Setup of pepper:
Design master_ahb, start of the top module:
module master_ahb(
  input  logic        clk_master,
  input  logic        rst_master,
  input  logic        HREADY,          
  input  logic [31:0] HRDATA,          
  input  logic [31:0] data_top,
  input  logic        write_top,       
  input  logic [3:0]  beat_length,     
  input  logic        enb,             
  input  logic [31:0] addr_top,
  input  logic        wrap_enb,        
  output logic [31:0] HADDR,
  output logic        HWRITE,
  output logic [2:0]  HSIZE,
  output logic [31:0] HWDATA,
  output logic [2:0]  HBURST,
  output logic [1:0]  HTRANS,
  output logic fifo_empty,
  output logic fifo_full
);
Size: about 3600 cells after synthesis, about 600 flip-flops, roughly 180 I/O pins.
export LEC_CHECK = 0
export ABC_AREA = 1
export CAP_MARGIN = 20
export CELL_PAD_IN_SITES_GLOBAL_PLACEMENT = 3
export CORE_MARGIN = 5
export CORE_UTILIZATION = 40
export CTS_CLUSTER_SIZE = 86
export GPL_ROUTABILITY_DRIVEN = 1
export GPL_TIMING_DRIVEN = 0
export HOLD_SLACK_MARGIN = 0.02
export MIN_ROUTING_LAYER = met2
export PLACE_DENSITY_LB_ADDON = 0.14
export SETUP_SLACK_MARGIN = 0.64
export SLEW_MARGIN = 20
export TNS_END_PERCENT = 85
create_clock -name core_clock -period 3.79 [get_ports {clk_master}]
run.sh (not shown) runs the stock make flow with config.mk's settings and CLKGATE_MAP_FILE=.
pepper finished every stage and its layout cleared the timing, design-rule and antenna checks.
What amber does differently from pepper at the input level:
# pepper
export LEC_CHECK = 0
export ABC_AREA = 1
export CAP_MARGIN = 20
export CELL_PAD_IN_SITES_GLOBAL_PLACEMENT = 3
export CORE_MARGIN = 5
export CORE_UTILIZATION = 40
export CTS_CLUSTER_SIZE = 86
export GPL_ROUTABILITY_DRIVEN = 1
export GPL_TIMING_DRIVEN = 0
export HOLD_SLACK_MARGIN = 0.02
export MIN_ROUTING_LAYER = met2
export PLACE_DENSITY_LB_ADDON = 0.14
export SETUP_SLACK_MARGIN = 0.64
export SLEW_MARGIN = 20
export TNS_END_PERCENT = 85
create_clock -name core_clock -period 3.79 [get_ports {clk_master}]
# amber
export LEC_CHECK = 0
export CAP_MARGIN = 20
export CORE_MARGIN = 2
export CORE_UTILIZATION = 40
export PLACE_DENSITY = 0.6
export SLEW_MARGIN = 20
create_clock -name core_clock -period 5.0 [get_ports {clk_master}]
Notes after the runs:
pepper: all stages complete, timing, DRC and antenna checks passed. In summary, amber completed successfully, with a layout that passed the timing, design-rule and antenna checks. Looking at yosys-reported design area after synthesis, amber sits 3.6% lower than pepper does. amber against pepper: post-synthesis instance area fell about 3.6%; first-pass GRT wire length has decreased; design area -0.0020 mm^2; register-to-register slack picked up an extra 0.65 ns. Simple-gate share of the synthesized area down 17 points in amber wrt pepper. Going from pepper to amber, largest net degree at the start of global routing grew by more than 100%. Fraction of power spent switching nets in amber is 15 points lower than in pepper.
#### Input delta (umber over amber)
# amber
export LEC_CHECK = 0
export CAP_MARGIN = 20
export CORE_MARGIN = 2
export CORE_UTILIZATION = 40
export PLACE_DENSITY = 0.6
export SLEW_MARGIN = 20
create_clock -name core_clock -period 5.0 [get_ports {clk_master}]
# umber
export LEC_CHECK = 0
export CAP_MARGIN = 20
export CORE_MARGIN = 2
export CORE_UTILIZATION = 21
export PLACE_DENSITY = 0.6
export SLEW_MARGIN = 20
create_clock -name core_clock -period 6.69 [get_ports {clk_master}]
- The part of the total power dissipated in the clock network of amber and that of umber are within noise of each other.
- Taking umber as 1.0, amber lands at 0.52 on core outline area.
- Proportion of total power due to net switching essentially unchanged between umber and amber.
- In the metrics for umber and amber, the one carrying the higher setup slack is umber.

========
Starting RTL as in the previous note.
Settings: LEC_CHECK=0, CAP_MARGIN=20, CORE_MARGIN=2, CORE_UTILIZATION=61, SLEW_MARGIN=20; clock period 2.59 ns.
The starting point produced a layout that fails on negative setup slack.
Change:
- ABC_AREA: unset -> 1
- CORE_UTILIZATION: 61 -> 40
- GPL_ROUTABILITY_DRIVEN: unset -> 0
- clock period: 2.59 -> 5.0 ns (I/O delays scaled with it)
=> The changed run completed with no timing, DRC or antenna violations. Hold slack gains 0.20 ns. Setup slack gains 1.3 ns. Wire length rises by a few percent. Clock skew stays flat. Via count rose by about a fifth. Synthesized cell count goes up by well over a third. Total power went down by well over a third. Cell area drops slightly.
Change:
- ABC_AREA: 1 -> unset
- CORE_UTILIZATION: 40 -> 42
- GPL_ROUTABILITY_DRIVEN: 0 -> unset
- PLACE_DENSITY: unset -> 0.6
- clock period: 5.0 -> 3.84 ns (I/O delays scaled with it)
=>
- The changed run passed the timing, design-rule and antenna checks
- total power climbs by a little under a tenth
- global-route usage goes up by 1.8 points
- worst setup slack is worse by 0.91 ns
- combinational power shrinks by a quarter to a third
- clock-buffer cell count shrinks by 6
- sequential power increases by a quarter to a third
- routed wire length goes down slightly
Change:
- CORE_UTILIZATION: 42 -> 70
- CTS_CLUSTER_SIZE: unset -> 48
- SETUP_SLACK_MARGIN: unset -> -0.11
- clock period: 3.84 -> 2.5 ns (I/O delays scaled with it)
This time the run reached the layout checks and failed them: negative setup slack.
Register-to-register slack got worse by 0.92 ns.
Worst setup slack loses 0.42 ns.
Sequential share of layout area is lower by 0.88 points.
Routed wire length barely changes.
First-iteration DRC count is higher by about a fifth.
Change:
- ABC_AREA: unset -> 1
- CORE_UTILIZATION: 70 -> 40
- CTS_CLUSTER_SIZE: 48 -> unset
- GPL_ROUTABILITY_DRIVEN: unset -> 0
- SETUP_SLACK_MARGIN: -0.11 -> unset
- TNS_END_PERCENT: unset -> 60
- clock period: 2.5 -> 5.0 ns (I/O delays scaled with it)
Result: The new run ran to the end with no violations; die size is higher by 80%; final area stays flat; setup slack gets better by 1.3 ns; sequential share of layout area hardly moves; clock power is lower by 45%; first-iteration DRC count is lower by 4.9%; global-route usage is lower by 19 points; hold slack gets better by 0.065 ns; clock skew is lower by 0.0049 ns; area after synthesis is higher by 3.7%; power is lower by 40%.
Power and IR drop assume default switching activity.
